## aluDesign
module aluDesign#(parameter W = 8, N = 4) (clk,rst,CE,MODE,CIN,INP_VALID,CMD,OPA,OPB, ERR,OV,COUT,G,L,E, RES);
    input clk,rst,CE,MODE,CIN;
    input [1:0] INP_VALID;
    input [N-1:0] CMD;
    input [W-1:0] OPA,OPB;
    output reg ERR,OV,COUT,G,L,E;
        output reg [2*W-1:0] RES;
        reg [2*W-1:0] res_comb;
    parameter INV_INP = 2'b00, OPA_VALID = 2'b01, OPB_VALID = 2'b10, OPA_AND_OPB_VALID = 2'b11;
    parameter SHIFT_W = $clog2(W);
    reg [W-1:0] opa_r,opb_r;
    reg [N-1:0] cmd_r;
    reg [1:0] valid_r;
    reg mode_r,cin_r;
    reg cout_comb,ov_comb,g_comb,l_comb,e_comb,err_comb;
    always@(posedge clk,posedge rst) begin
        if(rst) begin
            opa_r <= 0;
            opb_r <= 0;
            cmd_r <= 0;
            valid_r <= 0;
            cin_r <= 0;
            mode_r <= 0;
        end
        else if(CE) begin
            opa_r <= OPA;
            opb_r <= OPB;
            cmd_r <= CMD;
            valid_r <= INP_VALID;
            cin_r <= CIN;
            mode_r <= MODE;
       end
    end
    always@(*) begin
        if(CE) begin
            res_comb = 0;
            err_comb = 0;
            cout_comb = 0;
            ov_comb = 0;
            g_comb = 0;
            l_comb = 0;
            e_comb = 0;
            if(mode_r == 1) begin
                case(valid_r)
                    INV_INP : begin
                        res_comb = 0;
                        err_comb = 1;
                    end
                    OPA_VALID : begin
                        case(cmd_r)
                            4'b0100 : begin
                                res_comb = opa_r + 1;
                                cout_comb = res_comb[W];
                            end
                           4'b0101 : begin
                               res_comb = opa_r - 1;
                               ov_comb = res_comb[W];
                            end
  ...
Size: ~1400 cells after synthesis, about 46 flip-flops, ~0.011 mm^2 of cells after synthesis.
Settings: LEC_CHECK=0, CAP_MARGIN=20, CELL_PAD_IN_SITES_DETAIL_PLACEMENT=0, CORE_MARGIN=2, CORE_UTILIZATION=65, CTS_CLUSTER_DIAMETER=192, CTS_CLUSTER_SIZE=95, GPL_ROUTABILITY_DRIVEN=1, GPL_TIMING_DRIVEN=1, MAX_ROUTING_LAYER=met4, PLACE_DENSITY=0.54, SETUP_SLACK_MARGIN=-0.34, SLEW_MARGIN=40; clock period 8.56 ns.
run.sh (not shown) runs the stock make flow with config.mk's settings and CLKGATE_MAP_FILE=.
The first run completed with no timing, DRC or antenna violations.
Change:
CELL_PAD_IN_SITES_DETAIL_PLACEMENT = default   (was 0)
CORE_UTILIZATION = 59   (was 65)
CTS_CLUSTER_DIAMETER = default   (was 192)
CTS_CLUSTER_SIZE = default   (was 95)
GPL_ROUTABILITY_DRIVEN = default   (was 1)
GPL_TIMING_DRIVEN = default   (was 1)
MAX_ROUTING_LAYER = default   (was met4)
PLACE_DENSITY = default   (was 0.54)
SETUP_SLACK_MARGIN = default   (was -0.34)
SLEW_MARGIN = 20   (was 40)
clock period = 4.06 ns   (was 8.56 ns; I/O delays follow)
With this change the flow produced a layout that fails on negative setup slack.
Worst setup slack gets worse by 3.3 ns.
Hold slack gets better by 0.0084 ns.
Total power came out higher to 3.0 times its value.
First-iteration DRC count came out higher by 30%.
Clock-buffer cell count stays the same.
Global-route usage came out higher by 2.2 points.
Sequential share of layout area came out lower by 1.6 points.
Wire length came out higher by 27%.
Synthesized cell count is unchanged.
Synthesized area does not change.
Change:
CORE_UTILIZATION = 68   (was 59)
CTS_CLUSTER_DIAMETER = 44   (was default)
HOLD_SLACK_MARGIN = -0.1   (was default)
TNS_END_PERCENT = 5   (was default)
clock period = 5.0 ns   (was 4.06 ns; I/O delays follow)
What happened: The new run completed and failed the layout checks on negative setup slack; register-to-register slack improved by 0.71 ns; count of clock-buffer cells in the layout is unchanged; design area went down by 5.7%; cell count drops by 6.8%; area after synthesis does not change; wire length drops by 2.1%; worst setup slack gets better by 0.71 ns.
Change:
CORE_UTILIZATION = 64   (was 68)
CTS_CLUSTER_DIAMETER = default   (was 44)
HOLD_SLACK_MARGIN = default   (was -0.1)
TNS_END_PERCENT = default   (was 5)
clock period = 8.11 ns   (was 5.0 ns; I/O delays follow)
Now the flow ran to the end with no violations. Power drops by 53%. Setup slack improves by 2.5 ns. Register-to-register slack improves by 2.5 ns. Clock power drops by 39%. Non-clock buffer count drops by 108. Sequential share of layout area climbs by 1.0 points. Combinational power drops by 56%. Sequential cell count does not change. Sequential power drops by 40%. Global-route usage drops by 9.6 points. Clock skew climbs by 0.0044 ns.

========
aluDesign again, from the RTL that the note above started with.
// aluDesign
module aluDesign#(parameter W = 8, N = 4) (clk,rst,CE,MODE,CIN,INP_VALID,CMD,OPA,OPB, ERR,OV,COUT,G,L,E, RES);
==> flow/config.mk <==
export PLATFORM = sky130hd
export DESIGN_NAME = aluDesign
export DESIGN_NICKNAME = aluDesign
export VERILOG_FILES = /design/flow/design.v
export SDC_FILE = /design/flow/constraint.sdc
export NUM_CORES = 4
export LEC_CHECK = 0
export CAP_MARGIN = 20
export CELL_PAD_IN_SITES_DETAIL_PLACEMENT = 0
export CORE_MARGIN = 2
export CORE_UTILIZATION = 66
export CTS_CLUSTER_DIAMETER = 28
export CTS_CLUSTER_SIZE = 95
export GPL_ROUTABILITY_DRIVEN = 0
export GPL_TIMING_DRIVEN = 1
export MAX_ROUTING_LAYER = met4
export PLACE_DENSITY_LB_ADDON = 0.08
export SETUP_SLACK_MARGIN = -0.32
export SLEW_MARGIN = 40
==> flow/constraint.sdc <==
create_clock -name core_clock -period 4.5 [get_ports {clk}]
set_input_delay 0.9000 -clock core_clock [delete_from_list [all_inputs] [get_ports {clk}]]
set_output_delay 0.9000 -clock core_clock [all_outputs]
set_load 0.01 [all_outputs]
The first run ran to the end with violations: negative setup slack.
Change:
- ABC_AREA: unset -> 1
- CORE_UTILIZATION: 66 -> 72
- CTS_CLUSTER_DIAMETER: 28 -> 192
- CTS_CLUSTER_SIZE: 95 -> 15
- GPL_ROUTABILITY_DRIVEN: 0 -> 1
- PLACE_DENSITY_LB_ADDON: 0.08 -> 0.13
- SETUP_SLACK_MARGIN: -0.32 -> -0.3
- clock period: 4.5 -> 4.72 ns (I/O delays scaled with it)
With this change the flow stopped in 5_1_grt (GRT-0232). Synthesized cell count goes up by 20%. Die area goes down by about 9%. Area after synthesis goes down by 0.48%.
Change:
- ABC_AREA: 1 -> unset
- CORE_UTILIZATION: 72 -> 55
- CTS_CLUSTER_DIAMETER: 192 -> 267
- CTS_CLUSTER_SIZE: 15 -> 95
- PLACE_DENSITY: unset -> 0.38
- PLACE_DENSITY_LB_ADDON: 0.13 -> unset
- SETUP_SLACK_MARGIN: -0.3 -> 0.58
- TNS_END_PERCENT: unset -> 20
- clock period: 4.72 -> 10.3 ns (I/O delays scaled with it)
What happened: This time the run went through all stages and came out clean. Area after synthesis increases by 0.49%. Synthesized cell count came out lower by 17%. Die area goes up by 30%.
Change:
- CORE_UTILIZATION: 55 -> 72
- CTS_CLUSTER_DIAMETER: 267 -> 192
- PLACE_DENSITY: 0.38 -> unset
- PLACE_DENSITY_LB_ADDON: unset -> 0.13
- SETUP_SLACK_MARGIN: 0.58 -> -0.3
- TNS_END_PERCENT: 20 -> unset
- clock period: 10.3 -> 5.36 ns (I/O delays scaled with it)
Now the flow produced a layout that fails on negative setup slack.
Final area goes up by about 3.3%.
Wire length hardly moves.
Global-route usage rose by 11 points.
Worst setup slack degrades by 3.9 ns.
Via count goes up by 7.9%.
Area after synthesis does not change.
Count of clock-buffer cells in the layout does not change.
Cell count drops by 1.0%.
Worst hold slack is worse by 0.0081 ns.
Change:
- CELL_PAD_IN_SITES_DETAIL_PLACEMENT: 0 -> unset
- CORE_UTILIZATION: 72 -> 40
- CTS_CLUSTER_DIAMETER: 192 -> unset
- CTS_CLUSTER_SIZE: 95 -> unset
- GPL_ROUTABILITY_DRIVEN: 1 -> unset
- GPL_TIMING_DRIVEN: 1 -> unset
- MAX_ROUTING_LAYER: met4 -> unset
- PLACE_DENSITY_LB_ADDON: 0.13 -> unset
- SETUP_SLACK_MARGIN: -0.3 -> unset
- SLEW_MARGIN: 40 -> 20
- clock period: 5.36 -> 6.0 ns (I/O delays scaled with it)
The changed run completed without violations.
Setup slack gets better by 0.45 ns.
Core utilization goes down by 36 points.
Clock power goes down by 14%.
Area after synthesis is unchanged.
Clock skew goes down by 0.0089 ns.
Via count goes down by 4.8%.
First-iteration DRC count goes down by 35%.
Die area goes up by 77%.
Worst hold slack gets better by 0.0069 ns.
Final cell count goes up by 8.0%.
Wire length goes up by 8.1%.

========
The RTL this note starts from:
==> flow/design.v <==
module aluDesign#(parameter W = 8, N = 4) (clk,rst,CE,MODE,CIN,INP_VALID,CMD,OPA,OPB, ERR,OV,COUT,G,L,E, RES);
    input clk,rst,CE,MODE,CIN;
    input [1:0] INP_VALID;
    input [N-1:0] CMD;
    input [W-1:0] OPA,OPB;
    output reg ERR,OV,COUT,G,L,E;
        output reg [2*W-1:0] RES;
        reg [2*W-1:0] res_comb;
    parameter INV_INP = 2'b00, OPA_VALID = 2'b01, OPB_VALID = 2'b10, OPA_AND_OPB_VALID = 2'b11;
    parameter SHIFT_W = $clog2(W);
    reg [W-1:0] opa_r,opb_r;
    reg [N-1:0] cmd_r;
    reg [1:0] valid_r;
    reg mode_r,cin_r;
    reg cout_comb,ov_comb,g_comb,l_comb,e_comb,err_comb;
    always@(posedge clk,posedge rst) begin
        if(rst) begin
            opa_r <= 0;
            opb_r <= 0;
            cmd_r <= 0;
            valid_r <= 0;
            cin_r <= 0;
            mode_r <= 0;
        end
        else if(CE) begin
            opa_r <= OPA;
            opb_r <= OPB;
            cmd_r <= CMD;
            valid_r <= INP_VALID;
            cin_r <= CIN;
            mode_r <= MODE;
       end
    end
    always@(*) begin
        if(CE) begin
            res_comb = 0;
            err_comb = 0;
            cout_comb = 0;
            ov_comb = 0;
            g_comb = 0;
            l_comb = 0;
            e_comb = 0;
            if(mode_r == 1) begin
                case(valid_r)
                    INV_INP : begin
                        res_comb = 0;
                        err_comb = 1;
                    end
                    OPA_VALID : begin
                        case(cmd_r)
                            4'b0100 : begin
                                res_comb = opa_r + 1;
                                cout_comb = res_comb[W];
                            end
                           4'b0101 : begin
                               res_comb = opa_r - 1;
                               ov_comb = res_comb[W];
                            end
                            default : err_comb = 1;
                        endcase
                    end
                    OPB_VALID : begin
                        case(cmd_r)
                            4'b0110 : begin
                                res_comb = opb_r + 1;
                                cout_comb = res_comb[W];
                            end
                            4'b0111 : begin
                                res_comb = opb_r - 1;
                                ov_comb = res_comb[W];
                            end
                            default : err_comb = 1;
                        endcase
                    end
                    OPA_AND_OPB_VALID : begin
                        case(cmd_r)
                            4'b0000 : begin
                                res_comb = opa_r + opb_r;
                                cout_comb = res_comb[W];
                            end
                            4'b0001 : begin
                                res_comb = opa_r - opb_r;
                                ov_comb = res_comb[W];
                            end
                            4'b0010 : begin
                                res_comb = opa_r + opb_r + cin_r;
                                cout_comb = res_comb[W];
                            end
                            4'b0011 : begin
                                res_comb = opa_r - opb_r - cin_r;
                                ov_comb = res_comb[W];
                            end
                            4'b1000 : begin
                                g_comb  = (opa_r > opb_r) ? 1:0;
                                l_comb = (opa_r < opb_r) ? 1:0;
                                e_comb = (opa_r == opb_r) ? 1:0;
                            end
                            4'b1001 : begin
                                res_comb = (opa_r + 1) * (opb_r + 1);
                            end
                            4'b1010 : begin
                                res_comb = (opa_r<<1) * (opb_r);
                            end
                            4'b1011 : begin
                                res_comb = $signed(opa_r) + $signed(opb_r);
                                ov_comb = (($signed(opa_r) > 0) && ($signed(opb_r) > 0) && ($signed(res_comb[W-1:0])<=0) || ($signed(opa_r) < 0) && ($signed(opb_r) < 0) && ($signed(res_comb[W-1:0]) >= 0));
                                g_comb  = ($signed(opa_r) > $signed(opb_r)) ? 1:0;
                                l_comb = ($signed(opa_r) < $signed(opb_r)) ? 1:0;
                                e_comb = ($signed(opa_r) == $signed(opb_r)) ? 1:0;
                            end
                            4'b1100 : begin
                                res_comb = $signed(opa_r) - $signed(opb_r);
                                ov_comb = (($signed(opa_r) > 0) && ($signed(opb_r) < 0) && ($signed(res_comb[W-1:0]) <= 0) || ($signed(opa_r) < 0) && ($signed(opb_r) > 0) && ($signed(res_comb[W-1:0]) >= 0));
                                g_comb  = ($signed(opa_r) > $signed(opb_r)) ? 1:0;
                                l_comb = ($signed(opa_r) < $signed(opb_r)) ? 1:0;
                                e_comb = ($signed(opa_r) == $signed(opb_r)) ? 1:0;
                            end
                            default : err_comb = 1;
                        endcase
                    end
                    default : err_comb = 1;
                endcase
            end
            else begin
                case(valid_r)
                    INV_INP : begin
                        res_comb = 0;
                        err_comb = 1;
                    end
                    OPA_VALID : begin
                        case(cmd_r)
                            4'b0110 : begin
                                res_comb = ~(opa_r);
                                res_comb[2*W-1 : 8] = 0;
                            end
                            4'b1000 : begin
                                res_comb = opa_r >> 1;
                            end
                            4'b1001 : begin
                                res_comb = opa_r << 1;
                            end
                            default : err_comb = 1;
                        endcase
                    end
                    OPB_VALID : begin
                        case(cmd_r)
                            4'b0111 : begin
                                res_comb = ~(opb_r);
                                res_comb[2*W-1 : 8] = 0;
                            end
                            4'b1010 : begin
                                res_comb = opb_r >> 1;
                            end
                            4'b1011 : begin
                                res_comb = opb_r << 1;
                            end
                            default : err_comb = 1;
                        endcase
                    end
                    OPA_AND_OPB_VALID : begin
                        case(cmd_r)
                            4'b0000 : begin
                                res_comb = opa_r & opb_r;
                            end
                            4'b0001 : begin
                                res_comb = ~(opa_r & opb_r);
                                res_comb[2*W-1 : 8] = 0;
                            end
                            4'b0010 : begin
                                res_comb = opa_r | opb_r;
                            end
                            4'b0011 : begin
                                res_comb = ~(opa_r | opb_r);
                                res_comb[2*W-1 : 8] = 0;
                            end
                            4'b0100 : begin
                                res_comb = opa_r ^ opb_r;
                            end
                            4'b0101 : begin
                                res_comb = ~(opa_r ^ opb_r);
                                res_comb[2*W-1 : 8] = 0;
                            end
                            4'b1100 : begin
                                if( |(opb_r[(W-1) : (SHIFT_W+1)])) begin
                                    err_comb = 1;
                                    res_comb = 0;
                                end
                                else
                                    res_comb = (opa_r << (opb_r[SHIFT_W-1:0])) | opa_r >> (W - (opb_r[SHIFT_W-1:0]));
                                    res_comb[2*W-1 : 8] = 0;
                            end
                            4'b1101 : begin
                                if( |(opb_r[(W-1) : (SHIFT_W+1)])) begin
                                    res_comb = 0;
                                    err_comb = 1;
                                end
                                else
                                    res_comb = (opa_r >> opb_r[SHIFT_W-1:0]) | opa_r << (W - opb_r[SHIFT_W-1:0]);
                                    res_comb[2*W-1 : 8] = 0;
                            end
                            default : err_comb = 1;
                        endcase
                    end
                    default : err_comb = 1;
                endcase
            end
        end
        else begin
           res_comb = 0;
           err_comb = 0;
           cout_comb = 0;
           ov_comb = 0;
           g_comb = 0;
           l_comb = 0;
           e_comb = 0;
        end
    end
    always@(posedge clk, posedge rst) begin
        if(rst) begin
            RES <= 0;
            COUT <= 0;
            OV <= 0;
            G <= 0;
            L <= 0;
            E <= 0;
            ERR  <= 0;
        end
        else if(CE) begin
            RES <= res_comb;
                COUT <= cout_comb;
                OV <= ov_comb;
                G <= g_comb;
                L <= l_comb;
                E <= e_comb;
                ERR  <= err_comb;
        end
    end
endmodule
Settings: LEC_CHECK=0, ABC_AREA=1, CAP_MARGIN=20, CORE_MARGIN=2, CORE_UTILIZATION=66, CTS_CLUSTER_DIAMETER=333, CTS_CLUSTER_SIZE=98, PLACE_DENSITY=0.4, SETUP_SLACK_MARGIN=0.71, SLEW_MARGIN=20; clock period 3.9 ns.
The starting point never finished: it broke off in 5_1_grt (GRT-0232).
Rerun with:
- CORE_UTILIZATION: 66 -> 59
- PLACE_DENSITY: 0.4 -> not set
- SETUP_SLACK_MARGIN: 0.71 -> not set
Outcome: The new run finished but fails on setup timing; synthesized area does not change; die area goes up by about 11%; synthesized cell count is unchanged.
Rerun with:
- ABC_AREA: 1 -> not set
- CORE_UTILIZATION: 59 -> 40
- CTS_CLUSTER_DIAMETER: 333 -> not set
- CTS_CLUSTER_SIZE: 98 -> not set
- clock period: 3.9 -> 5.75 ns (I/O delays scaled with it)
What happened:
- This time the run completed with no timing, DRC or antenna violations
- clock-buffer cell count does not change
- clock power falls by 30%
- combinational power fell by 52%
- worst setup slack gains 1.7 ns
- design area falls by 12%
- cell count came out lower by 15%
- register-to-register slack improves by 1.7 ns
- clock skew went up by 0.0068 ns
- fmax went down by 2.4%
- flip-flop count is unchanged
- wire length fell by 11%
Rerun with:
- GPL_TIMING_DRIVEN: not set -> 0
- HOLD_SLACK_MARGIN: not set -> 0.21
- SLEW_MARGIN: 20 -> 35
- clock period: 5.75 -> 6.0 ns (I/O delays scaled with it)
Outcome: Global-route usage rises by 2.7 points. Wire length went up by 7.7%. Setup slack got worse by 0.10 ns. Cell area rose by 2.1%. Clock-buffer cell count is unchanged.
Rerun with:
- ABC_AREA: not set -> 1
- CORE_UTILIZATION: 40 -> 58
- CTS_CLUSTER_DIAMETER: not set -> 266
- CTS_CLUSTER_SIZE: not set -> 98
- GPL_TIMING_DRIVEN: 0 -> not set
- HOLD_SLACK_MARGIN: 0.21 -> not set
- PLACE_DENSITY: not set -> 0.4
- SETUP_SLACK_MARGIN: not set -> 0.39
- SLEW_MARGIN: 35 -> 0
- TNS_END_PERCENT: not set -> 10
After rerunning: Cell area drops by 4.5%. Global-route usage climbs by 7.7 points. Via count climbs by 5.8%. Combinational power drops by 12%. Die size drops by 31%. Utilization climbs by 18 points. Total power drops by 10%. Sequential cell count does not change. Sequential power drops by about 2%.
Power is estimated from default activity; no workload was simulated.
